## config.mk

```make
export PLATFORM = sky130hd
export DESIGN_NAME = alu_top
export DESIGN_NICKNAME = alu_top
export VERILOG_FILES = /design/flow/design.v
export SDC_FILE = /design/flow/constraint.sdc
export NUM_CORES = 4
export LEC_CHECK = 0
export CAP_MARGIN = 20
export CORE_MARGIN = 2
export CORE_UTILIZATION = 72
export CTS_CLUSTER_DIAMETER = 28
export HOLD_SLACK_MARGIN = -0.09
export PLACE_DENSITY_LB_ADDON = 0.29
export SETUP_SLACK_MARGIN = 1.34
export SLEW_MARGIN = 20
export TNS_END_PERCENT = 5
```

## constraint.sdc

```tcl
create_clock -name core_clock -period 6.65 [get_ports {clk}]
set_input_delay 1.3300 -clock core_clock [delete_from_list [all_inputs] [get_ports {clk}]]
set_output_delay 1.3300 -clock core_clock [all_outputs]
set_load 0.01 [all_outputs]
```

## design.v

```verilog
`timescale 1ns / 1ns
module alu_top(clk, a, b, s, result, zero);
input clk;
input [15:0] a, b;
input [3:0] s;
output reg [15:0] result;
output reg zero;
reg [15:0] a_q, b_q;
reg [3:0] s_q;
wire [15:0] alu_result;
wire alu_zero;
always @(posedge clk) begin
    a_q <= a;
    b_q <= b;
    s_q <= s;
    result <= alu_result;
    zero <= alu_zero;
end
alu u_alu(.a(a_q), .b(b_q), .s(s_q), .result(alu_result), .zero_detection(alu_zero));
endmodule

`timescale 1ns / 1ns
module three_to_one_mux(d0,d1,d2,s,y);
input [15:0] d0, d1, d2;
input [1:0] s;
output [15:0] y;
reg [15:0] y;
always@(d0 or d1 or d2 or s)
begin
case(s)
      2'b00  : y = d0;
      2'b01  : y = d1;
      2'b10  : y = d2;
      default : y = d0; 
endcase
end
endmodule
module rotate_right(n, value, result);
	input [15:0] n, value;
	output reg [15:0] result;
	reg [15:0] temp, temp2;
	always@(*)
	begin
		temp = 16'd0;
		temp2 = 16'd0;
		case(n[3:0])
			0:
				begin
				result = value;
				end
			1:
				begin
				temp = { {15 - 1 + 1{1'b0}}, value[1 - 1: 0] };
				temp2 = value >> 1;
				result = {temp[1 - 1: 0] , temp2[15 - 1: 0]};
				end
			2:
				begin
				temp = { {15 - 2 + 1{1'b0}}, value[2 - 1: 0] };
				temp2 = value >> 2;
				result = {temp[2 - 1: 0] , temp2[15 - 2: 0]};
				end
			3:
				begin
				temp = { {15 - 3 + 1{1'b0}}, value[3 - 1: 0] };
				temp2 = value >> 3;
				result = {temp[3 - 1: 0] , temp2[15 - 3: 0]};
				end
			4:
				begin
				temp = { {15 - 4 + 1{1'b0}}, value[4 - 1: 0] };
				temp2 = value >> 4;
				result = {temp[4 - 1: 0] , temp2[15 - 4: 0]};
				end
			5:
				begin
				temp = { {15 - 5 + 1{1'b0}}, value[5 - 1: 0] };
				temp2 = value >> 5;
				result = {temp[5 - 1: 0] , temp2[15 - 5: 0]};
				end
			6:
				begin
				temp = { {15 - 6 + 1{1'b0}}, value[6 - 1: 0] };
				temp2 = value >> 6;
				result = {temp[6 - 1: 0] , temp2[15 - 6: 0]};
				end
			7:
				begin
				temp = { {15 - 7 + 1{1'b0}}, value[7 - 1: 0] };
				temp2 = value >> 7;
				result = {temp[7 - 1: 0] , temp2[15 - 7: 0]};
				end
			8:
				begin
				temp = { {15 - 8 + 1{1'b0}}, value[8 - 1: 0] };
				temp2 = value >> 8;
				result = {temp[8 - 1: 0] , temp2[15 - 8: 0]};
				end
			9:
				begin
				temp = { {15 - 9 + 1{1'b0}}, value[9 - 1: 0] };
				temp2 = value >> 9;
				result = {temp[9 - 1: 0] , temp2[15 - 9: 0]};
				end
			10:
				begin
				temp = { {15 - 10 + 1{1'b0}}, value[10 - 1: 0] };
				temp2 = value >> 10;
				result = {temp[10 - 1: 0] , temp2[15 - 10: 0]};
				end
			11:
				begin
				temp = { {15 - 11 + 1{1'b0}}, value[11 - 1: 0] };
				temp2 = value >> 11;
				result = {temp[11 - 1: 0] , temp2[15 - 11: 0]};
				end
			12:
				begin
				temp = { {15 - 12 + 1{1'b0}}, value[12 - 1: 0] };
				temp2 = value >> 12;
				result = {temp[12 - 1: 0] , temp2[15 - 12: 0]};
				end
			13:
				begin
				temp = { {15 - 13 + 1{1'b0}}, value[13 - 1: 0] };
				temp2 = value >> 13;
				result = {temp[13 - 1: 0] , temp2[15 - 13: 0]};
				end
			14:
				begin
				temp = { {15 - 14 + 1{1'b0}}, value[14 - 1: 0] };
				temp2 = value >> 14;
				result = {temp[14 - 1: 0] , temp2[15 - 14: 0]};
				end
			15:
				begin
				temp = { {15 - 15 + 1{1'b0}}, value[15 - 1: 0] };
				temp2 = value >> 15;
				result = {temp[15 - 1: 0] , temp2[15 - 15: 0]};
				end
		endcase
	end
endmodule
module rotate_left(n, value, result);
	input [15:0] n, value;
	output reg [15:0] result;
	reg [15:0] temp, temp2;
	always@(*)
	begin
		temp = 16'd0;
		temp2 = 16'd0;
		case(n[3:0])
			0:
				begin
				result = value;
				end
			1:
				begin
				temp = { {15 - 1 + 1{1'b0}}, value[15:15 - 1 + 1] };
				temp2 = value << 1;
				result = {temp2[15:1] , temp[1 - 1:0]};
				end
			2:
				begin
				temp = { {15 - 2 + 1{1'b0}}, value[15:15 - 2 + 1] };
				temp2 = value << 2;
				result = {temp2[15:2] , temp[2 - 1:0]};
				end
			3:
				begin
				temp = { {15 - 3 + 1{1'b0}}, value[15:15 - 3 + 1] };
				temp2 = value << 3;
				result = {temp2[15:3] , temp[3 - 1:0]};
				end
			4:
				begin
				temp = { {15 - 4 + 1{1'b0}}, value[15:15 - 4 + 1] };
				temp2 = value << 4;
				result = {temp2[15:4] , temp[4 - 1:0]};
				end
			5:
				begin
				temp = { {15 - 5 + 1{1'b0}}, value[15:15 - 5 + 1] };
				temp2 = value << 5;
				result = {temp2[15:5] , temp[5 - 1:0]};
				end
			6:
				begin
				temp = { {15 - 6 + 1{1'b0}}, value[15:15 - 6 + 1] };
				temp2 = value << 6;
				result = {temp2[15:6] , temp[6 - 1:0]};
				end
			7:
				begin
				temp = { {15 - 7 + 1{1'b0}}, value[15:15 - 7 + 1] };
				temp2 = value << 7;
				result = {temp2[15:7] , temp[7 - 1:0]};
				end
			8:
				begin
				temp = { {15 - 8 + 1{1'b0}}, value[15:15 - 8 + 1] };
				temp2 = value << 8;
				result = {temp2[15:8] , temp[8 - 1:0]};
				end
			9:
				begin
				temp = { {15 - 9 + 1{1'b0}}, value[15:15 - 9 + 1] };
				temp2 = value << 9;
				result = {temp2[15:9] , temp[9 - 1:0]};
				end
			10:
				begin
				temp = { {15 - 10 + 1{1'b0}}, value[15:15 - 10 + 1] };
				temp2 = value << 10;
				result = {temp2[15:10] , temp[10 - 1:0]};
				end
			11:
				begin
				temp = { {15 - 11 + 1{1'b0}}, value[15:15 - 11 + 1] };
				temp2 = value << 11;
				result = {temp2[15:11] , temp[11 - 1:0]};
				end
			12:
				begin
				temp = { {15 - 12 + 1{1'b0}}, value[15:15 - 12 + 1] };
				temp2 = value << 12;
				result = {temp2[15:12] , temp[12 - 1:0]};
				end
			13:
				begin
				temp = { {15 - 13 + 1{1'b0}}, value[15:15 - 13 + 1] };
				temp2 = value << 13;
				result = {temp2[15:13] , temp[13 - 1:0]};
				end
			14:
				begin
				temp = { {15 - 14 + 1{1'b0}}, value[15:15 - 14 + 1] };
				temp2 = value << 14;
				result = {temp2[15:14] , temp[14 - 1:0]};
				end
			15:
				begin
				temp = { {15 - 15 + 1{1'b0}}, value[15:15 - 15 + 1] };
				temp2 = value << 15;
				result = {temp2[15:15] , temp[15 - 1:0]};
				end
		endcase
	end
endmodule
`timescale 1ns / 1ns
module alu(a,b,s,result,zero_detection);
input [15:0] a, b;
input [3:0] s;
output [15:0] result;
output reg zero_detection;
wire [15:0] rol_result, ror_result;
reg [15:0] other_result;
reg [1:0] mux_select;
wire [15:0] temp_result;
rotate_left rl1(.n(a), .value(b), .result(rol_result));
rotate_right rr1(.n(a), .value(b), .result(ror_result));
three_to_one_mux mux_1(.d0(rol_result),.d1(ror_result),.d2(other_result),.s(mux_select),.y(temp_result));
always@(*)
begin
 other_result = 16'd0;
 mux_select = 2'h2;
 case(s)
      4'b1111: begin other_result = a + b; mux_select = 3'h2;end   
      4'b1110: begin other_result = a - b; mux_select = 3'h2;end  
      4'b1101: begin other_result = a & b; mux_select = 3'h2;end 
      4'b1100: begin other_result = a | b; mux_select = 3'h2;end 
      4'b0001: begin other_result = a * b; mux_select = 3'h2;end
      4'b1100: begin other_result = a / b; mux_select = 3'h2;end
      4'b1010: begin other_result = a<<b; mux_select = 3'h2;end
      4'b1011: begin other_result = a>>b; mux_select = 3'h2;end
      4'b1000:    begin 
                  if (a < b) 
                        begin 
                              other_result = 16'd1; 
                              mux_select = 3'h2; 
                        end
                  else
                        begin
                              other_result = 0;
                              mux_select = 3'h2; 
                        end
                  end 
      4'b1001:    begin 
                  if(a > b) 
                        begin
                              other_result = 16'd1; 
                              mux_select = 3'h2;
                        end
                  else
                        begin
                              other_result = 0;
                              mux_select = 3'h2; 
                        end
                  end
      4'b1001: begin mux_select = 3'h0;end
      4'b1010: begin mux_select = 3'h1; end
      default: ;
endcase      
end 
always@(*)
begin
if(result == 0)
      zero_detection = 1;
else
      zero_detection = 0;
end 
assign result = temp_result;
endmodule
```

## run.sh

```bash
#!/bin/bash
# the make line also repeats each setting of config.mk as NAME=value (left out here)
make -C /OpenROAD-flow-scripts/flow DESIGN_CONFIG=/design/flow/config.mk WORK_HOME=/design/flow/orfs CLKGATE_MAP_FILE= finish
```

==> reports/results.txt, run 1 <==
Status = no timing/DRC/antenna violations
Worst-Margin Slew = 0.752 ns
Met3 GRT Util = 0.169
Largest fanout on the critical path = 5
WP data required = 6.90 ns
Hold Vio Cnt, Final = 0
Vias post-DR = 9,369
Crit-path cells = ha_1 -> xnor2_1 -> ha_1 -> inv_1 -> fa_1 -> fa_1 -> inv_1 -> ha_1 -> fa_1 -> inv_1 -> fa_1 -> inv_1 -> ha_4 -> nor2_1 -> nor2_1 -> o41ai_4 -> xor2_2 -> o211ai_1 -> or4_1 -> or4_1 -> or4_1 -> nor2_1
Synth Register Bits = 53
Clk pwr share = 0.086
Vias per std cell = 7.25
CP max-delay cell = fa_1
Synth Seq Share = 0.120
Die footprint = 13,100 sq um
Ports = 54
Worst path top cell family by delay = adder cells
Final Cell Area = 10,200 sq um
Final period util = 0.920
Horiz. Die Dim = 115 um
Yosys Chip Area = 8810 sq um
Root Buffer = clkbuf_16
RSZ-0062 raised after global routing = true
Yosys aoi share = 0.157
Initial drt markers = 1,914
CTS tree = yes
Dpl hpwl = 24,800 um
Clk latency late pin = 0.32 ns
Mapped Area = 8810 sq um
Final WL = 34,300 um
Arr. time, crit path = 6.37 ns
P per Cell Area = 333 nW/um^2
Register area = 1100 sq um
Max_slew headroom = 0.494
Clk. pwr = 0.000293 W
Number of cells on the critical path = 22
Critical path startpoint = b_q[5]
Mux frac, synth = 0.0727
Die y size = 115 um
IO buf count = 53
Hold_sp = b_q[3]
Post-route ant nets = 0
Grt total ovfl = 0
Mean routed wirelength per cell = 26.6 um
Reg clk slew, reported paths = 0.10 ns
Fillers = 643
Synth top cell by count = inv_1
Comb gate area = 7140 sq um
R2R cell count = 22
Vias in the first global route = 9,078
Capturing element type of the critical path = flip-flop
Max-cap violations = 0
Top post-synthesis cells by count = 155 x inv_1, 119 x nor2_1, 111 x nand2_1, 99 x ha_1, 81 x fa_1
Log Warnings = 62
Synth Area in Simple Gates = 0.176
Initial antenna violation count = 1
Top cell area share = 0.184
Flip-flops with a built-in enable = 0
Top_reg_cell synth = dfxtp_1
Remaining DRCs = 0
Share of synthesized registers carrying an async set or reset = 0
Top cells by area = fa_1 18%, ha_1 14%, dfxtp_1 12%, inv_1 6.6%, nor2_1 5.1%
Ys Warns = 5
H-Tree Depth = 2
Hold Crit Endpoint = result[3]
Largest net degree at the start of global routing = 37
Layout area overhead = 15.3%
GP Congestion = 1.10
Clock skew = 0.0216 ns
Worst reg2reg path startpoint = b_q[5]
Min-delay worst type = flip-flop to flip-flop
Final Critical Period = 6.12 ns
Switching Power = 0.00178 W
Std-Cell Rows = 40
Worst r2r dst = zero
Pins Over Slew Limit = 0
Fp_density = 0.737
R2R Setup Slk = 0.53 ns
Fin Setup TNS = 0 ns
Post-Syn Instances = 1,092
Placed Area = 9550 sq um
Total combinational power = 0.00270 W
Overall routing resource usage = 0.526
Met2 Use GR = 0.797
Pleak = 4.55 nW
First-pass DRT Iterations = 15
VDD IR max = 0.426 mV
Startpoint types = flip-flop
Distinct cells, synth = 77
Nets = 1,359
Logic pwr share = 0.799
Fmax = 0.163 GHz
Post-synth top area cell = fa_1
Highest-power group = combinational cells
Clk sinks = 53
Seq power = 0.000389 W
Xor+xnor area frac = 0.0487
Sequential share of power = 0.115
Yosys adder share = 0.325
Dominant comb cell = adder cells
WHS = 0.867 ns
Global-route wire length before repair = 51,500 um
Max stage delay on crit path = 0.53 ns
Busiest grt layer = met2
Hold path cells = 3
Net Sw Frac = 0.528
Met1 Use GR = 0.650
Setup crit end = zero
Placeable Area = 12,000 sq um
Setup CP Type = flip-flop to flip-flop
Mapped Avg Cell Area = 8.07 sq um
Post-Syn Nets = 1,309
Yosys Instances = 1,092
Max Root-Sink Buffers = 2
Setup-failing EPs final = 0
Clock buffer count from CTS = 5
P_int = 0.00160 W
CP Buf/Inv Count = 4
[stage by stage]
step                std cells  worst slack (ns)  total power (W)  utilization
floorplan                1092             0.666          0.00197            -
global placement         1261             0.331          0.00253        0.799
detailed placement       1261             0.315          0.00265        0.799
CTS                      1288             0.673          0.00306        0.841
global route             1291             0.445          0.00352        0.849
finish                   1292             0.532          0.00338        0.849
[per-layer routing]
| layer | share of wire | vias up |
|---|---|---|
| met3 | 0.15 | 324 |
| met1 | 0.33 | 4233 |
| met4 | 0.095 | 0 |
| met5 | 0 | - |
| li1 | - | 3785 |
| met2 | 0.42 | 1027 |
[layout make-up]
cell class | instances | share of cell area
Clock inverter | 3 | 0.00246
Multi-Input combinational cell | 817 | 0.703
Antenna cell | 2 | 0.000493
Clock buffer | 5 | 0.0123
Sequential cell | 53 | 0.109
Tap cell | 147 | 0.0181
Inverter | 159 | 0.0607
Timing Repair Buffer | 106 | 0.0941
[repair_timing]
action                                  4_1_cts  5_1_grt
hold buffers                                  0        0
pin swaps                                    13       11
gates resized                                66       19
endpoints found under the setup margin        6        6
buffers inserted                             19        2
endpoints found under the hold margin         0        0
==> run 2, diff against run 1 <==
Settings changed: CORE_UTILIZATION 72 to 70, CTS_CLUSTER_DIAMETER 28 to 31, CTS_CLUSTER_SIZE from default to 24, HOLD_SLACK_MARGIN -0.09 to default, MAX_ROUTING_LAYER from default to met4, PLACE_DENSITY_LB_ADDON 0.29 to default, SETUP_SLACK_MARGIN 1.34 to 0.81, TNS_END_PERCENT 5 to default.
Clock period 6.65 ns to 5.98 ns, I/O delays scaled along.
==> run 2 against run 1 <==
The run now fails in 5_1_grt. Synthesized cell count unchanged. Synthesized area unchanged. Die area grew 2.8%.
==> reports/results.txt, run 2 <==
Synth Area in Simple Gates = 0.176
Ports = 54
CTS Hold Bufs = 0
Top cell area share = 0.184
Top post-synthesis cells by count = 155 x inv_1, 119 x nor2_1, 111 x nand2_1, 99 x ha_1, 81 x fa_1
Std-Cell Rows = 40
Yosys Chip Area = 8810 sq um
Overall routing resource usage = 0.696
Placeable Area = 12,200 sq um
Synth Register Bits = 53
Synth top cell by count = inv_1
Max Root-Sink Buffers = 2
Flip-flops with a built-in enable = 0
Mapped Avg Cell Area = 8.07 sq um
Status = stopped before the end
Root Buffer = clkbuf_16
Die footprint = 13,500 sq um
H-Tree Depth = 2
Die y size = 116 um
GP Congestion = 1.15
Grt total ovfl = 18
Xor+xnor area frac = 0.0487
Yosys adder share = 0.325
Distinct cells, synth = 77
Yosys aoi share = 0.157
IO buf count = 53
Post-Syn Nets = 1,309
Dpl hpwl = 25,900 um
Top cells by area = fa_1 18%, ha_1 14%, dfxtp_1 12%, inv_1 6.6%, nor2_1 5.1%
Mapped Area = 8810 sq um
Share of synthesized registers carrying an async set or reset = 0
Yosys Instances = 1,092
Placed cell count = 1,318
Post-synth top area cell = fa_1
Horiz. Die Dim = 116 um
Ys Warns = 5
Post-placement setup slack = -0.222 ns
Clk sinks = 53
Dominant comb cell = adder cells
Synth Seq Share = 0.120
Tool error = [ERROR GRT-0232] Routing congestion too high. Check the congestion heatmap in the GUI.
Mux frac, synth = 0.0727
Top_reg_cell synth = dfxtp_1
Stopping stage = 5_1_grt
Clock buffer count from CTS = 5
Fp_density = 0.725
Post-Syn Instances = 1,092
==> run 2: repair_timing <==
| item | in CTS |
|---|---|
| buffers inserted | 19 |
| cloned | 0 |
| resized | 72 |
| pin swaps | 32 |
| endpoints found under the setup margin | 7 |
==> run 2: layer usage <==
metal,overflow,track usage
met3,1,0.472
met1,0,0.703
met5,-,-
met4,7,0.673
met2,10,0.866
==> run 2: per-stage QoR <==
stage	instance area, sq um	hold WS, ns	setup TNS (ns)
after detailed placement	9880	0.768	-0.222
after CTS	10400	0.786	0
after floorplan	9010	0.564	-0.00360
after global placement	9880	0.746	-0.128
==> run 3, diff against run 2 <==
Settings changed: CTS_CLUSTER_DIAMETER 31 to default, CTS_CLUSTER_SIZE 24 to default, MAX_ROUTING_LAYER met4 to default, PLACE_DENSITY from default to 0.66, SETUP_SLACK_MARGIN 0.81 to default.
Clock period 5.98 ns to 6.21 ns, I/O delays scaled along.
==> run 3 against run 2 <==
Now fails the layout checks on setup timing. Synthesized area unchanged. Die area is the same. Synthesized cell count unchanged.
==> reports/results.txt, run 3 <==
Status = failed layout checks
Violated Checks = setup timing
Max Root-Sink Buffers = 2
WHS = 0.861 ns
Post-Syn Nets = 1,309
Non-filler cells, final = 1,332
Final Cell Area = 10,200 sq um
Startpoint types = flip-flop
Top post-synthesis cells by count = 155 x inv_1, 119 x nor2_1, 111 x nand2_1, 99 x ha_1, 81 x fa_1
Share of synthesized registers carrying an async set or reset = 0
Remaining DRCs = 0
Fp_density = 0.725
Max stage delay on crit path = 0.73 ns
Yosys aoi share = 0.157
Tot Pwr = 0.00394 W
Clk. pwr = 0.000300 W
Synth top cell by count = inv_1
Yosys Instances = 1,092
Mapped Area = 8810 sq um
Max-cap violations = 0
Post-synth top area cell = fa_1
First-pass DRT Iterations = 14
Overall routing resource usage = 0.513
Sequential share of power = 0.104
Clock skew = 0.00323 ns
Switching Power = 0.00218 W
Clk pwr share = 0.076
Layout area overhead = 15.7%
Die footprint = 13,500 sq um
Hold path cells = 3
Setup crit end = zero
Pins Over Slew Limit = 0
Final worst setup slack = -0.277 ns
Distinct cells, synth = 77
Fin Setup TNS = -0.277 ns
P per Cell Area = 387 nW/um^2
Arr. time, crit path = 6.75 ns
Pleak = 4.63 nW
CP Buf/Inv Count = 5
CTS Hold Bufs = 0
Xor+xnor area frac = 0.0487
Post-route ant nets = 0
Horiz. Die Dim = 116 um
Placeable Area = 12,200 sq um
CP most frequent cell = fa_1
Max_slew headroom = 0.497
Net Sw Frac = 0.553
Largest net degree at the start of global routing = 25
Synth Seq Share = 0.120
Met2 Use GR = 0.767
Setup-failing EPs final = 1
Number of cells on the critical path = 21
Largest fanout on the critical path = 6
R2R Setup Slk = -0.28 ns
Min-delay worst type = flip-flop to flip-flop
Std-Cell Rows = 40
WP data required = 6.47 ns
Worst-Margin Slew = 0.745 ns
Synth Register Bits = 53
Total combinational power = 0.00323 W
CP max-delay cell = fa_2
Hold_sp = s_q[3]
Top cell area share = 0.184
Root Buffer = clkbuf_16
Dominant comb cell = adder cells
Met3 GRT Util = 0.202
Placed Area = 9810 sq um
Logic pwr share = 0.819
IO buf count = 53
P_int = 0.00176 W
Busiest grt layer = met2
Post-Syn Instances = 1,092
Ports = 54
GP Congestion = 1.15
Worst reg2reg path startpoint = b_q[4]
Initial antenna violation count = 3
Worst r2r dst = zero
Clk latency late pin = 0.32 ns
Nets = 1,378
Placed cell count = 1,321
Seq power = 0.000412 W
Die y size = 116 um
Vias post-DR = 9,916
Critical path startpoint = b_q[4]
Mean routed wirelength per cell = 29.3 um
Met1 Use GR = 0.594
Final Critical Period = 6.49 ns
Grt total ovfl = 0
H-Tree Depth = 2
Synth Area in Simple Gates = 0.176
Clock buffer count from CTS = 5
Mapped Avg Cell Area = 8.07 sq um
Final WL = 39,000 um
Log Warnings = 61
Ys Warns = 5
Clk sinks = 53
Highest-power group = combinational cells
Setup CP Type = flip-flop to flip-flop
Flip-flops with a built-in enable = 0
R2R cell count = 21
Fmax = 0.154 GHz
Top_reg_cell synth = dfxtp_1
VDD IR max = 0.368 mV
CTS tree = yes
Mux frac, synth = 0.0727
Reg clk slew, reported paths = 0.07 ns
Hold Vio Cnt, Final = 0
Yosys adder share = 0.325
Global-route wire length before repair = 50,700 um
Vias per std cell = 7.44
Vias in the first global route = 9,115
Initial drt markers = 2,416
Hold Crit Endpoint = result[0]
Final period util = 1.04
Crit-path cells = inv_2 -> nor2_1 -> fa_1 -> inv_4 -> fa_2 -> fa_1 -> fa_1 -> inv_1 -> fa_1 -> inv_1 -> fa_1 -> inv_1 -> ha_4 -> nor2_1 -> nor3_2 -> xor2_1 -> nand2_1 -> o211ai_1 -> or4_1 -> or4_1 -> nor2_1
Capturing element type of the critical path = flip-flop
Top cells by area = fa_1 18%, ha_1 14%, dfxtp_1 12%, inv_1 6.6%, nor2_1 5.1%
Dpl hpwl = 26,200 um
Worst path top cell family by delay = adder cells
Yosys Chip Area = 8810 sq um
run 3: layout make-up:
| cell class | count | area (sq um) |
|---|---|---|
| multi-input cells | 817 | 7060 |
| fillers | 689 | 1960 |
| flip-flops and latches | 53 | 1090 |
| repair buffers | 125 | 1080 |
| inverters | 159 | 607 |
| well taps | 168 | 210 |
| clock buffers | 6 | 129 |
| clock inverters | 2 | 13.8 |
| diodes | 2 | 5.00 |
run 3: metal layers:
layer	up-vias	routed length (um)
met1	4466	11700
met5	-	164
met4	6	4790
met3	507	6940
li1	3822	-
met2	1115	15400
run 3: what timing repair did:
item,in CTS,in global routing
pin swaps,3,24
setup endpoints to repair,1,1
resized,7,64
buffers inserted,0,1
hold endpoints to repair,0,0
run 3: per-stage QoR:
step | utilization | setup slack, ns
floorplan | - | 0.00406
global placement | 0.806 | 0.0557
detailed placement | 0.806 | -0.0728
CTS | 0.819 | 0.0105
global route | 0.839 | -0.352
finish | 0.839 | -0.277
==> run 4, diff against run 3 <==
Settings changed: CORE_UTILIZATION 70 to 40, CTS_CLUSTER_SIZE from default to 84, PLACE_DENSITY 0.66 to 0.85.
Clock period 6.21 ns to 8.0 ns, I/O delays scaled along.
==> run 4 against run 3 <==
The run now finishes clean. Register-to-register slack improved by 1.1 ns. Via count fell by 15%. Clock-buffer cell count is 1 lower. Synthesized cell count is the same.
==> reports/results.txt, run 4 <==
Layout area overhead = 10.0%
Clk latency late pin = 0.32 ns
Log Warnings = 59
Die footprint = 23,200 sq um
WP data required = 8.24 ns
Crit-path cells = clkinv_1 -> nor2_1 -> fa_1 -> fa_1 -> ha_1 -> fa_1 -> inv_1 -> fa_1 -> fa_1 -> inv_1 -> ha_1 -> o2111ai_1 -> nand2_1 -> o41ai_1 -> xor2_1 -> o211ai_1 -> or4_1 -> or4_1 -> or4_1 -> nor2_1
Nets = 1,322
Dpl hpwl = 24,500 um
Pins Over Slew Limit = 0
Sequential share of power = 0.137
Setup CP Type = flip-flop to flip-flop
Distinct cells, synth = 77
Top post-synthesis cells by count = 155 x inv_1, 119 x nor2_1, 111 x nand2_1, 99 x ha_1, 81 x fa_1
Worst path top cell family by delay = adder cells
H-Tree Depth = 2
Post-synth top area cell = fa_1
Setup Buffers After CTS = 0
Ant. Diodes = 0
Synth Seq Share = 0.120
Clk. pwr = 0.000269 W
Capturing element type of the critical path = flip-flop
Yosys adder share = 0.325
CP most frequent cell = fa_1
P per Cell Area = 248 nW/um^2
P_int = 0.00119 W
Clock skew = 0.0153 ns
Max_slew headroom = 0.358
Clock buffer count from CTS = 5
Global-route wire length before repair = 48,000 um
Fin Setup TNS = 0 ns
Max Root-Sink Buffers = 2
Non-filler cells, final = 1,386
Hold_sp = s_q[0]
Status = no timing/DRC/antenna violations
VDD IR max = 0.197 mV
Ports = 54
R2R Setup Slk = 0.84 ns
Overall routing resource usage = 0.264
Final WL = 31,200 um
Dominant comb cell = adder cells
Yosys aoi share = 0.157
Mux frac, synth = 0.0727
Largest net degree at the start of global routing = 44
Number of cells on the critical path = 20
CTS tree = yes
Hold path cells = 2
Arr. time, crit path = 7.40 ns
Remaining DRCs = 0
Worst reg2reg path startpoint = a_q[1]
R2R cell count = 20
First-pass DRT Iterations = 6
Yosys Chip Area = 8810 sq um
Synth Register Bits = 53
Horiz. Die Dim = 152 um
Top cell area share = 0.184
Clk pwr share = 0.112
Root Buffer = clkbuf_16
Placeable Area = 21,800 sq um
IO buf count = 53
Initial drt markers = 1,232
Post-Syn Nets = 1,309
Post-Syn Instances = 1,092
Post-route ant nets = 0
Reg clk slew, reported paths = 0.08 ns
Ys Warns = 5
Highest-power group = combinational cells
Max-cap violations = 0
Total combinational power = 0.00181 W
Largest fanout on the critical path = 14
RSZ-0062 raised after global routing = false
Mapped Area = 8810 sq um
Flip-flops with a built-in enable = 0
Seq power = 0.000330 W
Vias post-DR = 8,475
Hold Crit Endpoint = result[0]
CTS Hold Bufs = 0
Setup-failing EPs final = 0
Final Critical Period = 7.16 ns
Clk sinks = 53
Hold Vio Cnt, Final = 0
Die y size = 152 um
Top_reg_cell synth = dfxtp_1
CP Buf/Inv Count = 3
GP Congestion = 1.01
Yosys Instances = 1,092
Synth top cell by count = inv_1
Startpoint types = flip-flop
Min-delay worst type = flip-flop to flip-flop
Share of synthesized registers carrying an async set or reset = 0
Setup crit end = zero
Fp_density = 0.405
Final core occ = 0.446
Xor+xnor area frac = 0.0487
Initial antenna violation count = 0
CP max-delay cell = dfxtp_1
Fmax = 0.140 GHz
Vias in the first global route = 8,384
Worst-Margin Slew = 0.961 ns
Pleak = 4.35 nW
Logic pwr share = 0.752
Vias per std cell = 6.11
Top cells by area = fa_1 18%, ha_1 14%, dfxtp_1 12%, inv_1 6.6%, nor2_1 5.1%
Placed cell count = 1,378
Worst r2r dst = zero
Mean routed wirelength per cell = 22.5 um
Cells resized by post-CTS repair = 0
Final period util = 0.895
Switching Power = 0.00122 W
Critical path startpoint = a_q[1]
Mapped Avg Cell Area = 8.07 sq um
Max stage delay on crit path = 0.79 ns
Grt total ovfl = 0
Std-Cell Rows = 54
Synth Area in Simple Gates = 0.176
Net Sw Frac = 0.506
==> run 4: area by class of cell <==
class	instances	area [sq um]
Clock buffer	5	125
Clock inverter	3	48.8
Tap cell	280	350
Timing Repair Buffer	69	651
Multi-Input combinational cell	817	6860
Sequential cell	53	1060
Fill cell	2169	12100
Inverter	159	597
==> run 4: metrics by stage <==
stage | cell area [sq um] | power, W | worst slack, ns | hold slack (ns)
final | 9700 | 0.00241 | 0.841 | 0.865
after global routing | 9700 | 0.00257 | 0.553 | 0.870
after CTS | 9700 | 0.00238 | 0.980 | 0.844
after detailed placement | 9520 | 0.00210 | 1.02 | 0.834
after global placement | 9520 | 0.00205 | 1.16 | 0.823
after floorplan | 8810 | 0.00156 | 1.09 | 0.564
==> run 4: routing by layer <==
layer | track usage | wire length (um) | vias up
met1 | 0.352 | 12000 | 4048
met2 | 0.419 | 14000 | 582
met4 | 0.114 | 1730 | 0
li1 | - | - | 3714
met5 | 0 | 0 | -
met3 | 0.0526 | 3440 | 131
==> run 5, diff against run 4 <==
Settings changed: ABC_AREA from default to 0, CELL_PAD_IN_SITES_GLOBAL_PLACEMENT from default to 3, CTS_CLUSTER_DIAMETER from default to 262, CTS_CLUSTER_SIZE 84 to 98, PLACE_DENSITY 0.85 to 0.43, SETUP_SLACK_MARGIN from default to 1.17, TNS_END_PERCENT from default to 5.
==> run 5 against run 4 <==
Non-clock buffer count increased by 15. Setup slack improved by 0.64 ns. First-iteration DRC count decreased by 32%. Routed wire length is 9.4% higher. Clock skew is 0.0017 ns lower. Die area is the same. Global-route usage is 2.8 points higher. Critical endpoint unchanged. Power up 3.4%. Sequential share of layout area is essentially flat. Largest cell class unchanged. Clock-buffer cell count unchanged. Via count is 4.4% lower.
==> reports/results.txt, run 5 <==
Status = no timing/DRC/antenna violations
RSZ-0062 raised after global routing = false
Final worst setup slack = 1.48 ns
Synth Register Bits = 53
Top post-synthesis cells by count = 155 x inv_1, 119 x nor2_1, 111 x nand2_1, 99 x ha_1, 81 x fa_1
Ant. Diodes = 0
Layout area overhead = 11.5%
Clk. pwr = 0.000245 W
Reg clk slew, reported paths = 0.09 ns
Hold_sp = b_q[3]
Top cell area share = 0.184
Synth top cell by count = inv_1
Logic pwr share = 0.769
Nets = 1,337
Mapped Avg Cell Area = 8.07 sq um
Fmax = 0.153 GHz
Synth Area in Simple Gates = 0.176
Number of cells on the critical path = 20
Worst r2r dst = zero
Switching Power = 0.00133 W
Share of synthesized registers carrying an async set or reset = 0
Seq power = 0.000331 W
Yosys Chip Area = 8810 sq um
Distinct cells, synth = 77
Root Buffer = clkbuf_16
H-Tree Depth = 2
CTS tree = yes
Pins Over Slew Limit = 0
Final WL = 34,100 um
Log Warnings = 61
Flip-flops with a built-in enable = 0
Min-delay worst type = flip-flop to flip-flop
Clk pwr share = 0.098
Mean routed wirelength per cell = 24.3 um
P_int = 0.00116 W
Arr. time, crit path = 6.77 ns
Clk sinks = 53
Setup crit end = zero
Worst path top cell family by delay = adder cells
Placeable Area = 21,800 sq um
Die y size = 152 um
Fin Setup TNS = 0 ns
P per Cell Area = 253 nW/um^2
Max stage delay on crit path = 0.56 ns
Yosys aoi share = 0.157
Final period util = 0.815
WP data required = 8.25 ns
CP max-delay cell = fa_1
Capturing element type of the critical path = flip-flop
Post-placement setup slack = 1.06 ns
Max-cap violations = 0
Vias post-DR = 8,106
Placed Area = 9570 sq um
Sequential share of power = 0.133
Die footprint = 23,200 sq um
Synth Seq Share = 0.120
Xor+xnor area frac = 0.0487
Dpl hpwl = 27,200 um
R2R cell count = 20
Setup CP Type = flip-flop to flip-flop
Post-Syn Nets = 1,309
Ys Warns = 5
Hold Vio Cnt, Final = 0
Top_reg_cell synth = dfxtp_1
Remaining DRCs = 0
Pleak = 4.42 nW
Yosys Instances = 1,092
Total combinational power = 0.00191 W
Std-Cell Rows = 54
CP Buf/Inv Count = 5
First-pass DRT Iterations = 7
Initial antenna violation count = 0
Top cells by area = fa_1 18%, ha_1 14%, dfxtp_1 12%, inv_1 6.6%, nor2_1 5.1%
Net Sw Frac = 0.535
IO buf count = 53
Ports = 54
Mapped Area = 8810 sq um
Crit-path cells = inv_1 -> nor2_1 -> fa_1 -> inv_1 -> fa_1 -> fa_1 -> inv_1 -> ha_1 -> fa_1 -> inv_1 -> fa_1 -> inv_1 -> ha_1 -> o41ai_2 -> xor2_1 -> o211ai_1 -> or4_1 -> or4_1 -> or4_1 -> nor2_1
Clock skew = 0.0136 ns
VDD IR max = 0.233 mV
Vias per std cell = 5.79
Yosys adder share = 0.325
Setup-failing EPs final = 0
Worst-Margin Slew = 0.828 ns
Worst reg2reg path startpoint = a_q[8]
Horiz. Die Dim = 152 um
Hold Crit Endpoint = result[1]
Post-route ant nets = 0
Max_slew headroom = 0.448
Startpoint types = flip-flop
Initial drt markers = 841
Highest-power group = combinational cells
Final Critical Period = 6.52 ns
Overall routing resource usage = 0.292
Mux frac, synth = 0.0727
Grt total ovfl = 0
Clock buffer count from CTS = 5
Critical path startpoint = a_q[8]
Post-synth top area cell = fa_1
GP Congestion = 1.00
Clk latency late pin = 0.32 ns
Final core occ = 0.452
Max Root-Sink Buffers = 2
Largest net degree at the start of global routing = 44
Hold path cells = 2
Vias in the first global route = 8,029
Post-Syn Instances = 1,092
Fp_density = 0.405
Dominant comb cell = adder cells
Final Cell Area = 9830 sq um
R2R Setup Slk = 1.48 ns
Largest fanout on the critical path = 6
Global-route wire length before repair = 51,300 um
run 5: area by class of cell:
type / count / area, sq um
Clock buffer: 5 / 125
Clock inverter: 3 / 28.8
Fill cell: 2252 / 11900
Inverter: 159 / 604
Multi-Input combinational cell: 817 / 6880
Sequential cell: 53 / 1080
Tap cell: 280 / 350
Timing Repair Buffer: 84 / 763
run 5: per-layer routing:
| metal | global-route usage | vias up | part of all wire |
|---|---|---|---|
| met5 | 0 | - | 0 |
| met4 | 0.117 | 0 | 0.048 |
| met3 | 0.0418 | 69 | 0.064 |
| met2 | 0.449 | 332 | 0.43 |
| met1 | 0.416 | 3969 | 0.46 |
| li1 | - | 3736 | - |
run 5: metrics by stage:
step,std cells,total power [W],hold WS (ns)
after detailed placement,1385,0.00223,0.801
after CTS,1393,0.00249,0.819
after floorplan,1092,0.00156,0.564
final,1401,0.00249,0.812
after global routing,1401,0.00270,0.802
after global placement,1385,0.00225,0.824
run 5: what timing repair did:
action / CTS / global route
buffers inserted: 0 / 8
hold buffers: 0 / 0
endpoints found under the setup margin: 1 / 1
gates resized: 3 / 12
==> run 6, diff against run 5 <==
Settings changed: ABC_AREA 0 to 1, CAP_MARGIN 20 to 35, CELL_PAD_IN_SITES_DETAIL_PLACEMENT from default to 2, CELL_PAD_IN_SITES_GLOBAL_PLACEMENT 3 to 1, CORE_ASPECT_RATIO from default to 1.31, CTS_CLUSTER_DIAMETER 262 to 269, CTS_CLUSTER_SIZE 98 to 84, GPL_TIMING_DRIVEN from default to 0, HOLD_SLACK_MARGIN from default to 0.21, MIN_ROUTING_LAYER from default to met2, PLACE_DENSITY 0.43 to 0.5, SETUP_SLACK_MARGIN 1.17 to default, SLEW_MARGIN 20 to 10, TNS_END_PERCENT 5 to default.
Clock period 8.0 ns to 11.6 ns, I/O delays scaled along.
==> run 6 against run 5 <==
Flip-flop count stayed put. Fmax is 24% lower. Combinational power fell by 27%. Critical path depth up 8. Cell count up 33%. Synthesized cell count up 38%. Clock power down 23%. Non-clock buffer count up 26. Clock skew grew 0.0076 ns. Register-to-register slack improved by 1.5 ns.
==> reports/results.txt, run 6 <==
Overall routing resource usage = 0.597
Placeable Area = 24,000 sq um
Clk pwr share = 0.105
Synth Area in Simple Gates = 0.340
Fmax = 0.117 GHz
Hold path cells = 5
CTS tree = yes
Layout area overhead = 11.0%
Cells resized by post-CTS repair = 0
Final WL = 51,000 um
Horiz. Die Dim = 140 um
Max Root-Sink Buffers = 2
Top post-synthesis cells by count = 398 x nand2_1, 303 x inv_1, 131 x nand3_1, 99 x ha_1, 88 x nor2_1
Setup Buffers After CTS = 0
Max stage delay on crit path = 0.70 ns
Ys Warns = 5
Setup CP Type = flip-flop to flip-flop
Final worst setup slack = 3.03 ns
Register area = 1060 sq um
Setup crit end = zero
First-pass DRT Iterations = 13
Remaining DRCs = 0
Net Sw Frac = 0.582
R2R cell count = 28
Mapped Area = 9760 sq um
GP Congestion = 1.01
Vias per std cell = 8.02
Yosys adder share = 0.293
Sequential share of power = 0.125
WP data required = 11.88 ns
P per Cell Area = 167 nW/um^2
Die y size = 183 um
Hold Vio Cnt, Final = 0
Synth Register Bits = 53
CP Buf/Inv Count = 7
Global-route wire length before repair = 75,600 um
Critical path startpoint = b_q[1]
CP max-delay cell = buf_1
R2R Setup Slk = 3.03 ns
Log Warnings = 61
Yosys Chip Area = 9760 sq um
Post-route ant nets = 0
Hold_sp = s_q[1]
Mean routed wirelength per cell = 27.3 um
Xor+xnor area frac = 0.0126
Worst r2r dst = zero
Share of synthesized registers carrying an async set or reset = 0
Flip-flops with a built-in enable = 0
Clk sinks = 53
Mux frac, synth = 0
Fp_density = 0.407
Synth Seq Share = 0.109
Dominant comb cell = simple AND/OR/NAND/NOR gates
VDD IR max = 0.130 mV
Max-cap violations = 0
Clock skew = 0.0211 ns
Yosys aoi share = 0.0904
Fin Setup TNS = 0 ns
Grt total ovfl = 0
Switching Power = 0.00105 W
Final core occ = 0.451
Final period util = 0.739
Worst reg2reg path startpoint = b_q[1]
Initial antenna violation count = 1
Final Critical Period = 8.57 ns
Clock buffer count from CTS = 5
Synth top cell by count = nand2_1
Min-delay worst type = flip-flop to flip-flop
Initial drt markers = 3,588
Worst-Margin Slew = 0.956 ns
RSZ-0062 raised after global routing = false
Clk. pwr = 0.000189 W
CTS Hold Bufs = 0
Post-placement setup slack = 3.54 ns
Seq power = 0.000225 W
Total combinational power = 0.00139 W
Dpl hpwl = 39,500 um
IO buf count = 53
Worst path top cell family by delay = adder cells
Post-synth top area cell = fa_1
Die footprint = 25,700 sq um
Ports = 54
Pins Over Slew Limit = 0
Status = no timing/DRC/antenna violations
Hold Crit Endpoint = result[0]
Vias in the first global route = 17.3k
Std-Cell Rows = 65
Comb gate area = 7190 sq um
Reg clk slew, reported paths = 0.09 ns
Highest-power group = combinational cells
Max_slew headroom = 0.362
Logic pwr share = 0.771
Distinct cells, synth = 58
Largest fanout on the critical path = 10
Startpoint types = flip-flop
Top cells by area = fa_1 17%, nand2_1 15%, ha_1 13%, inv_1 12%, dfxtp_1 11%
Root Buffer = clkbuf_16
Nets = 1,780
Yosys Instances = 1,502
Pleak = 6.10 nW
Mapped Avg Cell Area = 6.50 sq um
Post-Syn Instances = 1,502
Top cell area share = 0.166
Fillers = 3,002
Largest net degree at the start of global routing = 20
Capturing element type of the critical path = flip-flop
P_int = 0.000756 W
Vias post-DR = 15.0k
Clk latency late pin = 0.35 ns
Top_reg_cell synth = dfxtp_1
CP most frequent cell = fa_1
Setup-failing EPs final = 0
Number of cells on the critical path = 28
Arr. time, crit path = 8.85 ns
H-Tree Depth = 2
Post-Syn Nets = 1,719
[run 6: metal layers]
layer	track usage	share of wire	up-vias
li1	-	-	4739
met1	-	0	4903
met2	0.736	0.47	4475
met3	0.668	0.35	851
met4	0.284	0.18	14
met5	0.189	0.0080	-
[run 6: metrics by stage]
stage                     hold WS, ns  cells  total power (W)  area (sq um)
final                           0.851   1867          0.00181         10800
after global routing            0.909   1866          0.00193         10800
after CTS                       0.842   1865          0.00173         10800
after detailed placement        0.817   1857          0.00153         10700
after global placement          0.790   1856          0.00141         10700
after floorplan                 0.705   1502          0.00105          9760
[run 6: area by class of cell]
cell class / instances / area share
flip-flops and latches: 53 / 0.0980
well taps: 301 / 0.0348
clock inverters: 3 / 0.00266
inverters: 316 / 0.110
diodes: 2 / 0.000462
multi-input cells: 1077 / 0.664
plain buffers: 56 / 0.0298
clock buffers: 5 / 0.0116
repair buffers: 54 / 0.0494
==> run 7, diff against run 6 <==
Settings changed: ABC_AREA 1 to default, CAP_MARGIN 35 to 20, CELL_PAD_IN_SITES_DETAIL_PLACEMENT 2 to default, CELL_PAD_IN_SITES_GLOBAL_PLACEMENT 1 to default, CORE_ASPECT_RATIO 1.31 to 1.92, CTS_CLUSTER_DIAMETER 269 to default, CTS_CLUSTER_SIZE 84 to 59, GPL_TIMING_DRIVEN 0 to default, HOLD_SLACK_MARGIN 0.21 to default, MAX_ROUTING_LAYER from default to met4, PLACE_DENSITY 0.5 to 0.69, SLEW_MARGIN 10 to 20.
Clock period 11.6 ns to 8.0 ns, I/O delays scaled along.
==> run 7 against run 6 <==
Clock skew about the same. Critical endpoint unchanged. Global-route usage decreased by 6.8 points. Sequential power increased by 48%. Critical path type unchanged.
==> reports/results.txt, run 7 <==
Critical path startpoint = a_q[1]
Xor+xnor area frac = 0.0487
Mapped Avg Cell Area = 8.07 sq um
Register area = 1060 sq um
Vias post-DR = 11.7k
Startpoint types = flip-flop
R2R cell count = 21
Pins Over Slew Limit = 0
Sequential share of power = 0.122
Top cell area share = 0.184
Synth top cell by count = inv_1
Clk sinks = 53
Worst reg2reg path startpoint = a_q[1]
CTS Hold Bufs = 0
Mean routed wirelength per cell = 28.7 um
IO buf count = 53
Seq power = 0.000332 W
Grt total ovfl = 0
Hold path cells = 3
Min-delay worst type = flip-flop to flip-flop
Clock buffer count from CTS = 5
Comb gate area = 6860 sq um
GP Congestion = 1.12
Placed cell count = 1,372
WP data required = 8.26 ns
Flip-flops with a built-in enable = 0
Pleak = 4.38 nW
Vias in the first global route = 12.7k
Setup crit end = zero
Remaining DRCs = 0
Worst path top cell family by delay = adder cells
Crit-path cells = clkinv_1 -> nor2_1 -> fa_1 -> fa_1 -> ha_1 -> fa_1 -> inv_1 -> fa_1 -> fa_1 -> inv_1 -> ha_1 -> o21a_1 -> o21a_1 -> a21oi_1 -> xor2_1 -> nor2_1 -> nor4_1 -> o311ai_0 -> or4_1 -> or4_1 -> nor2_1
Max Root-Sink Buffers = 2
Clk pwr share = 0.108
Initial drt markers = 3,728
Highest-power group = combinational cells
Setup Buffers After CTS = 0
Non-filler cells, final = 1,381
Initial antenna violation count = 0
RSZ-0062 raised after global routing = false
Placeable Area = 21,800 sq um
Mux frac, synth = 0.0727
Hold Vio Cnt, Final = 0
H-Tree Depth = 2
Total combinational power = 0.00209 W
Nets = 1,327
Dpl hpwl = 30,900 um
Worst-Margin Slew = 0.862 ns
P per Cell Area = 279 nW/um^2
Post-Syn Instances = 1,092
Vias per std cell = 8.45
Clk latency late pin = 0.34 ns
Largest fanout on the critical path = 14
Fmax = 0.139 GHz
Top cells by area = fa_1 18%, ha_1 14%, dfxtp_1 12%, inv_1 6.6%, nor2_1 5.1%
Switching Power = 0.00153 W
Net Sw Frac = 0.562
Final period util = 0.901
Share of synthesized registers carrying an async set or reset = 0
Mapped Area = 8810 sq um
Layout area overhead = 10.3%
Capturing element type of the critical path = flip-flop
CP most frequent cell = fa_1
P_int = 0.00119 W
Setup CP Type = flip-flop to flip-flop
Synth Seq Share = 0.120
Ports = 54
Yosys aoi share = 0.157
Fillers = 2,228
Fp_density = 0.405
Number of cells on the critical path = 21
Global-route wire length before repair = 58,100 um
Max stage delay on crit path = 0.71 ns
Max-cap violations = 0
Hold Crit Endpoint = result[0]
Logic pwr share = 0.769
Post-Syn Nets = 1,309
Ys Warns = 5
Yosys Instances = 1,092
Post-synth top area cell = fa_1
Top post-synthesis cells by count = 155 x inv_1, 119 x nor2_1, 111 x nand2_1, 99 x ha_1, 81 x fa_1
Worst r2r dst = zero
Final WL = 39,600 um
Root Buffer = clkbuf_16
VDD IR max = 0.452 mV
Clock skew = 0.0209 ns
Die y size = 210 um
Yosys adder share = 0.325
Clk. pwr = 0.000294 W
Top_reg_cell synth = dfxtp_1
Fin Setup TNS = 0 ns
CTS tree = yes
CP max-delay cell = dfxtp_1
Std-Cell Rows = 75
First-pass DRT Iterations = 45
Post-route ant nets = 0
Status = no timing/DRC/antenna violations
Log Warnings = 59
Arr. time, crit path = 7.47 ns
Dominant comb cell = adder cells
Final Critical Period = 7.21 ns
Setup-failing EPs final = 0
Hold_sp = s_q[3]
Yosys Chip Area = 8810 sq um
Synth Register Bits = 53
Die footprint = 23,300 sq um
CP Buf/Inv Count = 3
Max_slew headroom = 0.420
R2R Setup Slk = 0.79 ns
Overall routing resource usage = 0.529
Reg clk slew, reported paths = 0.11 ns
Synth Area in Simple Gates = 0.176
Largest net degree at the start of global routing = 44
Distinct cells, synth = 77
Horiz. Die Dim = 111 um
Cells resized by post-CTS repair = 0
[run 7: cell type report]
class | instances | area share
Antenna cell | 1 | 0.000257
Clock buffer | 5 | 0.0129
Clock inverter | 3 | 0.00515
Inverter | 159 | 0.0614
Multi-Input combinational cell | 817 | 0.706
Sequential cell | 53 | 0.109
Tap cell | 269 | 0.0346
Timing Repair Buffer | 74 | 0.0708
[run 7: stage by stage]
step / power [W] / hold slack, ns / setup WS [ns] / util / area, sq um
final: 0.00272 / 0.841 / 0.793 / 0.447 / 9720
after global routing: 0.00290 / 0.894 / 0.364 / 0.446 / 9720
after CTS: 0.00259 / 0.837 / 0.976 / 0.446 / 9720
after detailed placement: 0.00231 / 0.824 / 1.01 / 0.438 / 9550
after global placement: 0.00230 / 0.828 / 1.14 / 0.438 / 9550
after floorplan: 0.00156 / 0.564 / 1.09 / - / 8810
[run 7: routing by layer]
metal  wire (um)  global-route usage  vias up
met5           0                   -        -
li1            -                   -     3693
met4        7130               0.237        0
met2       19100               0.647     3422
met3       13500               0.566      685
met1           0                   -     3875
==> run 8, diff against run 7 <==
Settings changed: CAP_MARGIN 20 to 35, CORE_ASPECT_RATIO 1.92 to default, CORE_UTILIZATION 40 to 68, CTS_CLUSTER_SIZE 59 to default, MAX_ROUTING_LAYER met4 to default, MIN_ROUTING_LAYER met2 to default, PLACE_DENSITY 0.69 to default.
Clock period 8.0 ns to 6.09 ns, I/O delays scaled along.
==> run 8 against run 7 <==
Now fails the layout checks on setup timing. Critical path depth is 1 higher. Fmax is 17% higher. Combinational power is 38% higher. Synthesized area stayed put. Clock power is 23% higher. Via count is 20% lower. Largest cell class unchanged. Register-to-register slack worse by 0.85 ns. Critical endpoint unchanged. Highest routed layer is now met5. Hold slack worse by 0.10 ns.
==> reports/results.txt, run 8 <==
Hold Crit Endpoint = result[0]
R2R cell count = 22
Setup CP Type = flip-flop to flip-flop
Mapped Area = 8810 sq um
Synth Area in Simple Gates = 0.176
Fp_density = 0.698
H-Tree Depth = 2
Ys Warns = 5
Worst r2r dst = zero
GP Congestion = 1.11
Arr. time, crit path = 6.40 ns
Clk latency late pin = 0.31 ns
Initial antenna violation count = 1
Synth top cell by count = inv_1
Post-route ant nets = 0
Top cell area share = 0.184
Clk pwr share = 0.099
Xor+xnor area frac = 0.0487
Die y size = 118 um
Root Buffer = clkbuf_16
Met2 Wirelength = 14,300 um
Hold_sp = s_q[0]
Largest fanout on the critical path = 10
Post-Syn Nets = 1,309
DR top layer = met5
Yosys aoi share = 0.157
Log Warnings = 64
Grt total ovfl = 0
Post-placement setup slack = -0.144 ns
Initial drt markers = 1,726
Distinct cells, synth = 77
CTS tree = yes
CP max-delay cell = fa_1
Max stage delay on crit path = 0.62 ns
Ports = 54
Status = failed layout checks
Top cells by area = fa_1 18%, ha_1 14%, dfxtp_1 12%, inv_1 6.6%, nor2_1 5.1%
Max-cap violations = 0
Hold Vio Cnt, Final = 0
Number of cells on the critical path = 22
Clk sinks = 53
Mapped Avg Cell Area = 8.07 sq um
Worst-Margin Slew = 0.757 ns
Capturing element type of the critical path = flip-flop
Global-route wire length before repair = 49,900 um
Synth Seq Share = 0.120
Final Cell Area = 10,300 sq um
Dominant comb cell = adder cells
Yosys Instances = 1,092
Yosys Chip Area = 8810 sq um
Layout area overhead = 17.1%
Final WL = 33,400 um
Vias in the first global route = 8,828
Switching Power = 0.00183 W
RSZ-0062 raised after global routing = true
CP most frequent cell = ha_1
R2R Setup Slk = -0.06 ns
Post-Syn Instances = 1,092
Seq power = 0.000418 W
Clock buffer count from CTS = 5
Synth Register Bits = 53
Setup crit end = zero
Highest-power group = combinational cells
Met1 wire length = 11,100 um
Net Sw Frac = 0.500
Logic pwr share = 0.787
Overall routing resource usage = 0.470
Largest net degree at the start of global routing = 40
Startpoint types = flip-flop
Max Root-Sink Buffers = 2
Fmax = 0.163 GHz
Worst path top cell family by delay = adder cells
Mux frac, synth = 0.0727
Post-synth top area cell = fa_1
Final period util = 1.01
Worst reg2reg path startpoint = b_q[1]
Critical path startpoint = b_q[1]
Dpl hpwl = 26,100 um
Total combinational power = 0.00289 W
Final worst setup slack = -0.0590 ns
Placeable Area = 12,600 sq um
Crit-path cells = buf_6 -> nand2_1 -> fa_1 -> inv_1 -> ha_1 -> ha_1 -> fa_1 -> ha_1 -> inv_1 -> fa_1 -> inv_1 -> ha_1 -> o21ai_0 -> o21bai_1 -> a21oi_1 -> xor2_1 -> nor2_1 -> a211o_1 -> or4_1 -> or4_1 -> or4_1 -> nor2_1
Reg clk slew, reported paths = 0.08 ns
Violated Checks = setup timing
Top_reg_cell synth = dfxtp_1
Horiz. Die Dim = 118 um
Std-Cell Rows = 41
Nets = 1,397
Met3 routed WL = 4900 um
Yosys adder share = 0.325
P_int = 0.00183 W
Final Critical Period = 6.15 ns
CP Buf/Inv Count = 4
Fillers = 815
Fin Setup TNS = -0.0590 ns
Pins Over Slew Limit = 0
Die footprint = 13,900 sq um
IO buf count = 53
Placed Area = 9940 sq um
Vias per std cell = 6.86
Sequential share of power = 0.114
Share of synthesized registers carrying an async set or reset = 0
Min-delay worst type = flip-flop to flip-flop
WP data required = 6.34 ns
Top post-synthesis cells by count = 155 x inv_1, 119 x nor2_1, 111 x nand2_1, 99 x ha_1, 81 x fa_1
Clock skew = 0.0108 ns
Remaining DRCs = 0
P per Cell Area = 355 nW/um^2
Hold path cells = 1
Flip-flops with a built-in enable = 0
Clk. pwr = 0.000363 W
Setup-failing EPs final = 1
VDD IR max = 0.347 mV
Mean routed wirelength per cell = 24.7 um
Pleak = 4.76 nW
Max_slew headroom = 0.495
Vias post-DR = 9,285
Ant. Diodes = 0
First-pass DRT Iterations = 18
==> run 8: layer usage <==
layer,track usage,vias up
met3,0.125,278
met4,0.294,2
met1,0.590,4207
met5,0,-
li1,-,3861
met2,0.719,937
==> run 8: timing repair <==
item	4_1_cts	5_1_grt
resized	7	39
setup endpoints to repair	1	2
pin swaps	3	9
setup buffers	1	3
hold buffers	0	0
==> run 8: final cells by class <==
cell class / instances / area [sq um] / share of cell area
clock inverter: 2 / 41.3 / 0.00400
inverter: 159 / 602 / 0.0583
clock buffer: 6 / 139 / 0.0135
tap: 172 / 215 / 0.0209
timing repair buffer: 144 / 1220 / 0.118
multi-input combinational: 817 / 7020 / 0.680
sequential: 53 / 1080 / 0.105
==> run 8: stage by stage <==
stage | power (W) | instances | hold slack [ns] | util
floorplan | 0.00208 | 1092 | 0.564 | -
global placement | 0.00275 | 1340 | 0.723 | 0.787
detailed placement | 0.00287 | 1341 | 0.733 | 0.788
CTS | 0.00328 | 1350 | 0.734 | 0.804
global route | 0.00385 | 1353 | 0.796 | 0.818
finish | 0.00367 | 1353 | 0.741 | 0.818
==> run 9, diff against run 8 <==
Settings changed: ABC_AREA from default to 1, CAP_MARGIN 35 to 20, CORE_ASPECT_RATIO from default to 0.5, CORE_UTILIZATION 68 to 42, CTS_CLUSTER_DIAMETER from default to 391, CTS_CLUSTER_SIZE from default to 20, PLACE_DENSITY from default to 0.43, TNS_END_PERCENT from default to 10.
Clock period 6.09 ns to 8.0 ns, I/O delays scaled along.
==> run 9 against run 8 <==
Register-to-register slack improved by 1.7 ns. Utilization decreased by 35 points. Routed wire length increased by 11%. Now clean on timing, DRC and antenna. Critical path depth increased by 5. Clock skew decreased by 0.0039 ns. Global-route usage decreased by 16 points.
==> reports/results.txt, run 9 <==
Status = no timing/DRC/antenna violations
Synth Seq Share = 0.109
Max-cap violations = 0
Min-delay worst type = flip-flop to flip-flop
Hold Crit Endpoint = result[0]
Log Warnings = 61
Overall routing resource usage = 0.310
Reg clk slew, reported paths = 0.08 ns
Number of cells on the critical path = 27
IO buf count = 53
Top cells by area = fa_1 17%, nand2_1 15%, ha_1 13%, inv_1 12%, dfxtp_1 11%
Fmax = 0.158 GHz
Mapped Area = 9760 sq um
Dominant comb cell = simple AND/OR/NAND/NOR gates
Grt total ovfl = 0
Final period util = 0.794
Final Cell Area = 10,700 sq um
Setup crit end = zero
Yosys adder share = 0.293
Vias post-DR = 9,707
CTS Hold Bufs = 0
Highest-power group = combinational cells
Synth top cell by count = nand2_1
Xor+xnor area frac = 0.0126
Clk latency late pin = 0.32 ns
RSZ-0062 raised after global routing = false
Top_reg_cell synth = dfxtp_1
Clk pwr share = 0.128
Synth Area in Simple Gates = 0.340
WP data required = 8.26 ns
Hold path cells = 5
Worst reg2reg path startpoint = b_q[5]
Switching Power = 0.00123 W
P_int = 0.00113 W
Clk sinks = 53
Fin Setup TNS = 0 ns
Net Sw Frac = 0.521
Pins Over Slew Limit = 0
Nets = 1,741
Share of synthesized registers carrying an async set or reset = 0
Logic pwr share = 0.730
CTS tree = yes
Largest fanout on the critical path = 15
H-Tree Depth = 2
Cells resized by post-CTS repair = 0
Die y size = 112 um
CP max-delay cell = dfxtp_1
Non-filler cells, final = 1,832
Post-Syn Instances = 1,502
Final WL = 37,000 um
Dpl hpwl = 30,100 um
Ant. Diodes = 0
Final worst setup slack = 1.65 ns
Worst path top cell family by delay = adder cells
Synth Register Bits = 53
Setup Buffers After CTS = 0
Std-Cell Rows = 39
Yosys Instances = 1,502
Post-Syn Nets = 1,719
Setup-failing EPs final = 0
Mux frac, synth = 0
Arr. time, crit path = 6.61 ns
Vias in the first global route = 9,459
Initial drt markers = 1,116
Flip-flops with a built-in enable = 0
Largest net degree at the start of global routing = 47
CP Buf/Inv Count = 6
Total combinational power = 0.00172 W
Worst-Margin Slew = 0.897 ns
Mean routed wirelength per cell = 20.2 um
Pleak = 6.00 nW
Critical path startpoint = b_q[5]
Distinct cells, synth = 58
Die footprint = 24,500 sq um
Worst r2r dst = zero
Sequential share of power = 0.142
Clk. pwr = 0.000301 W
Post-placement setup slack = 1.75 ns
Remaining DRCs = 0
Clock buffer count from CTS = 5
Max stage delay on crit path = 0.74 ns
Startpoint types = flip-flop
Placed Area = 10,500 sq um
Capturing element type of the critical path = flip-flop
Global-route wire length before repair = 56,300 um
Max_slew headroom = 0.400
Placed cell count = 1,824
Yosys Chip Area = 9760 sq um
Horiz. Die Dim = 220 um
Top post-synthesis cells by count = 398 x nand2_1, 303 x inv_1, 131 x nand3_1, 99 x ha_1, 88 x nor2_1
Clock skew = 0.00689 ns
Ys Warns = 5
Post-route ant nets = 0
Final Critical Period = 6.35 ns
Fp_density = 0.428
Ports = 54
Seq power = 0.000334 W
Vias per std cell = 5.30
Hold Vio Cnt, Final = 0
First-pass DRT Iterations = 6
Placeable Area = 22,800 sq um
VDD IR max = 0.124 mV
Root Buffer = clkbuf_16
Mapped Avg Cell Area = 6.50 sq um
R2R cell count = 27
Max Root-Sink Buffers = 2
GP Congestion = 0.948
Post-synth top area cell = fa_1
P per Cell Area = 220 nW/um^2
R2R Setup Slk = 1.65 ns
Initial antenna violation count = 1
Setup CP Type = flip-flop to flip-flop
Top cell area share = 0.166
Hold_sp = s_q[1]
Layout area overhead = 9.41%
Yosys aoi share = 0.0904
## run 9: area by class of cell
class,count,area [sq um]
fill,2421,12100
timing repair buffer,71,666
sequential,53,1060
multi-input combinational,1077,7190
tap,307,384
clock buffer,5,125
clock inverter,3,65.1
inverter,316,1190
## run 9: routing by layer
| layer | vias to the layer above | track usage | wire (um) |
|---|---|---|---|
| met5 | - | 0 | 0 |
| met4 | 0 | 0.0662 | 584 |
| li1 | 4680 | - | - |
| met1 | 4617 | 0.473 | 18300 |
| met2 | 371 | 0.439 | 14900 |
| met3 | 39 | 0.0689 | 3260 |
## run 9: stage by stage
stage          hold WS, ns  total power, W  utilization
2_1_floorplan        0.705         0.00152            -
3_3_place_gp         0.785         0.00201        0.460
3_5_place_dp         0.781         0.00201        0.460
4_1_cts              0.801         0.00234        0.468
5_1_grt              0.898         0.00260        0.468
6_report             0.801         0.00235        0.468
==> run 10, diff against run 9 <==
Settings changed: ABC_AREA 1 to default, CAP_MARGIN 20 to 30, CELL_PAD_IN_SITES_DETAIL_PLACEMENT from default to 2, CORE_ASPECT_RATIO 0.5 to 1.55, CORE_UTILIZATION 42 to 52, CTS_CLUSTER_DIAMETER 391 to default, CTS_CLUSTER_SIZE 20 to 83, GPL_ROUTABILITY_DRIVEN from default to 0, GPL_TIMING_DRIVEN from default to 1, MAX_ROUTING_LAYER from default to met4, MIN_ROUTING_LAYER from default to met2, PLACE_DENSITY 0.43 to default, PLACE_DENSITY_LB_ADDON from default to 0.06, SLEW_MARGIN 20 to 10, TNS_END_PERCENT 10 to 70.
Clock period 8.0 ns to 8.4 ns, I/O delays scaled along.
==> run 10 against run 9 <==
The run now fails in 3_5_place_dp. Synthesized cell count down 27%. Die area down 27%. Synthesized area down 9.7%.
==> reports/results.txt, run 10 <==
Status = stopped before the end
Stopping stage = 3_5_place_dp
Tool error = [ERROR DPL-0033] detailed placement checks failed during check placement.
Synth top cell by count = inv_1
Die footprint = 18,000 sq um
Synth Seq Share = 0.120
Flip-flops with a built-in enable = 0
Synth Area in Simple Gates = 0.176
Xor+xnor area frac = 0.0487
Top post-synthesis cells by count = 155 x inv_1, 119 x nor2_1, 111 x nand2_1, 99 x ha_1, 81 x fa_1
Yosys Chip Area = 8810 sq um
Dominant comb cell = adder cells
Top cell area share = 0.184
Synth Register Bits = 53
IO buf count = 53
Ys Warns = 5
Placeable Area = 16,700 sq um
Mapped Avg Cell Area = 8.07 sq um
Yosys adder share = 0.325
Mapped Area = 8810 sq um
Yosys Instances = 1,092
Fp_density = 0.528
Share of synthesized registers carrying an async set or reset = 0
Distinct cells, synth = 77
Post-synth top area cell = fa_1
Die y size = 166 um
Post-Syn Nets = 1,309
Mux frac, synth = 0.0727
Post-Syn Instances = 1,092
Top cells by area = fa_1 18%, ha_1 14%, dfxtp_1 12%, inv_1 6.6%, nor2_1 5.1%
Ports = 54
Yosys aoi share = 0.157
Std-Cell Rows = 59
Horiz. Die Dim = 109 um
Top_reg_cell synth = dfxtp_1
## run 10: per-stage QoR
stage | hold WS (ns) | cell area [sq um]
2_1_floorplan | 0.564 | 8810
3_3_place_gp | 0.731 | 9440
==> run 11, diff against run 10 <==
Settings changed: CAP_MARGIN 30 to 20, CELL_PAD_IN_SITES_DETAIL_PLACEMENT 2 to default, CORE_ASPECT_RATIO 1.55 to 0.54, CORE_UTILIZATION 52 to 59, CTS_CLUSTER_SIZE 83 to 16, GPL_ROUTABILITY_DRIVEN 0 to 1, GPL_TIMING_DRIVEN 1 to 0, MIN_ROUTING_LAYER met2 to met1, PLACE_DENSITY_LB_ADDON 0.06 to 0.12, SETUP_SLACK_MARGIN from default to 1.29, SLEW_MARGIN 10 to 25, TNS_END_PERCENT 70 to 95.
Clock period 8.4 ns to 12.6 ns, I/O delays scaled along.
==> run 11 against run 10 <==
The run now finishes clean. Synthesized area unchanged. Synthesized cell count unchanged. Die area down 11%.
==> reports/results.txt, run 11 <==
Status = no timing/DRC/antenna violations
Ant. Diodes = 0
P_int = 0.000738 W
Final Critical Period = 8.88 ns
Clk latency late pin = 0.32 ns
Mux frac, synth = 0.0727
VDD IR max = 0.219 mV
Ys Warns = 5
Flip-flops with a built-in enable = 0
Critical path startpoint = b_q[1]
Setup-failing EPs final = 0
Synth Area in Simple Gates = 0.176
Synth top cell by count = inv_1
Hold_sp = b_q[4]
Min-delay worst type = flip-flop to flip-flop
Max-cap violations = 0
Post-route ant nets = 0
Dominant comb cell = adder cells
Hold Vio Cnt, Final = 0
Pleak = 4.39 nW
Arr. time, crit path = 9.13 ns
Fp_density = 0.611
Post-Syn Nets = 1,309
Worst reg2reg path startpoint = b_q[1]
Tot Pwr = 0.00159 W
Final period util = 0.705
H-Tree Depth = 2
Nets = 1,371
Grt total ovfl = 0
Top_reg_cell synth = dfxtp_1
R2R cell count = 25
Worst r2r dst = zero
Worst path top cell family by delay = adder cells
Cells resized by post-CTS repair = 0
Net Sw Frac = 0.537
Log Warnings = 59
Capturing element type of the critical path = flip-flop
Yosys Chip Area = 8810 sq um
Post-placement setup slack = 4.08 ns
Overall routing resource usage = 0.463
P per Cell Area = 163 nW/um^2
Mapped Avg Cell Area = 8.07 sq um
Remaining DRCs = 0
Yosys Instances = 1,092
Ports = 54
Largest net degree at the start of global routing = 19
Std-Cell Rows = 32
Fin Setup TNS = 0 ns
Post-Syn Instances = 1,092
Highest-power group = combinational cells
Share of synthesized registers carrying an async set or reset = 0
Synth Seq Share = 0.120
Clk. pwr = 0.000152 W
Mapped Area = 8810 sq um
Worst-Margin Slew = 0.965 ns
Post-synth top area cell = fa_1
Final WL = 34,700 um
Vias in the first global route = 8,509
Die y size = 93.8 um
Logic pwr share = 0.776
Fillers = 1,200
Placeable Area = 14,400 sq um
Yosys adder share = 0.325
Pins Over Slew Limit = 0
IO buf count = 53
First-pass DRT Iterations = 7
Setup crit end = zero
CP most frequent cell = fa_1
Die footprint = 16,000 sq um
Max stage delay on crit path = 0.72 ns
Seq power = 0.000204 W
Global-route wire length before repair = 51,900 um
Switching Power = 0.000854 W
RSZ-0062 raised after global routing = false
R2R Setup Slk = 3.72 ns
Yosys aoi share = 0.157
Clock skew = 0.00661 ns
Clk pwr share = 0.096
Hold Crit Endpoint = result[2]
CTS Hold Bufs = 0
CTS tree = yes
Initial antenna violation count = 0
Mean routed wirelength per cell = 25.9 um
Setup CP Type = flip-flop to flip-flop
Max_slew headroom = 0.357
Final core occ = 0.676
Final worst setup slack = 3.72 ns
Max Root-Sink Buffers = 2
Reg clk slew, reported paths = 0.08 ns
Setup Buffers After CTS = 0
GP Congestion = 1.13
WP data required = 12.86 ns
Hold path cells = 1
Total combinational power = 0.00124 W
Distinct cells, synth = 77
Largest fanout on the critical path = 10
Vias per std cell = 6.63
Root Buffer = clkbuf_16
Clock buffer count from CTS = 5
CP Buf/Inv Count = 7
Top cell area share = 0.184
Clk sinks = 53
Initial drt markers = 1,511
Startpoint types = flip-flop
Top cells by area = fa_1 18%, ha_1 14%, dfxtp_1 12%, inv_1 6.6%, nor2_1 5.1%
Dpl hpwl = 28,600 um
Layout area overhead = 10.6%
Fmax = 0.113 GHz
Vias post-DR = 8,898
Synth Register Bits = 53
Top post-synthesis cells by count = 155 x inv_1, 119 x nor2_1, 111 x nand2_1, 99 x ha_1, 81 x fa_1
Horiz. Die Dim = 170 um
Sequential share of power = 0.128
Xor+xnor area frac = 0.0487
CP max-delay cell = o41ai_1
Number of cells on the critical path = 25
[run 11: per-layer routing]
metal  up-vias  GRT usage  part of all wire
met3        93      0.237              0.19
li1       3813          -                 -
met1      4234      0.635              0.41
met5         -          -                 0
met4         0      0.118             0.027
met2       758      0.590              0.37
[run 11: stage by stage]
stage	cell area [sq um]	hold slack (ns)	instances
after CTS	9750	0.769	1342
after global placement	9580	0.713	1332
final	9750	0.808	1342
after detailed placement	9600	0.760	1334
after global routing	9750	0.806	1342
after floorplan	8810	0.564	1092
[run 11: cell type report]
cell class | instances | area [sq um] | area share
repair buffers | 55 | 541 | 0.0554
plain buffers | 63 | 293 | 0.0300
multi-input cells | 817 | 6870 | 0.705
well taps | 187 | 234 | 0.0240
flip-flops and latches | 53 | 1060 | 0.109
clock buffers | 5 | 125 | 0.0128
clock inverters | 3 | 25.0 | 0.00257
inverters | 159 | 597 | 0.0612
Power is estimated from default activity; no workload was simulated.
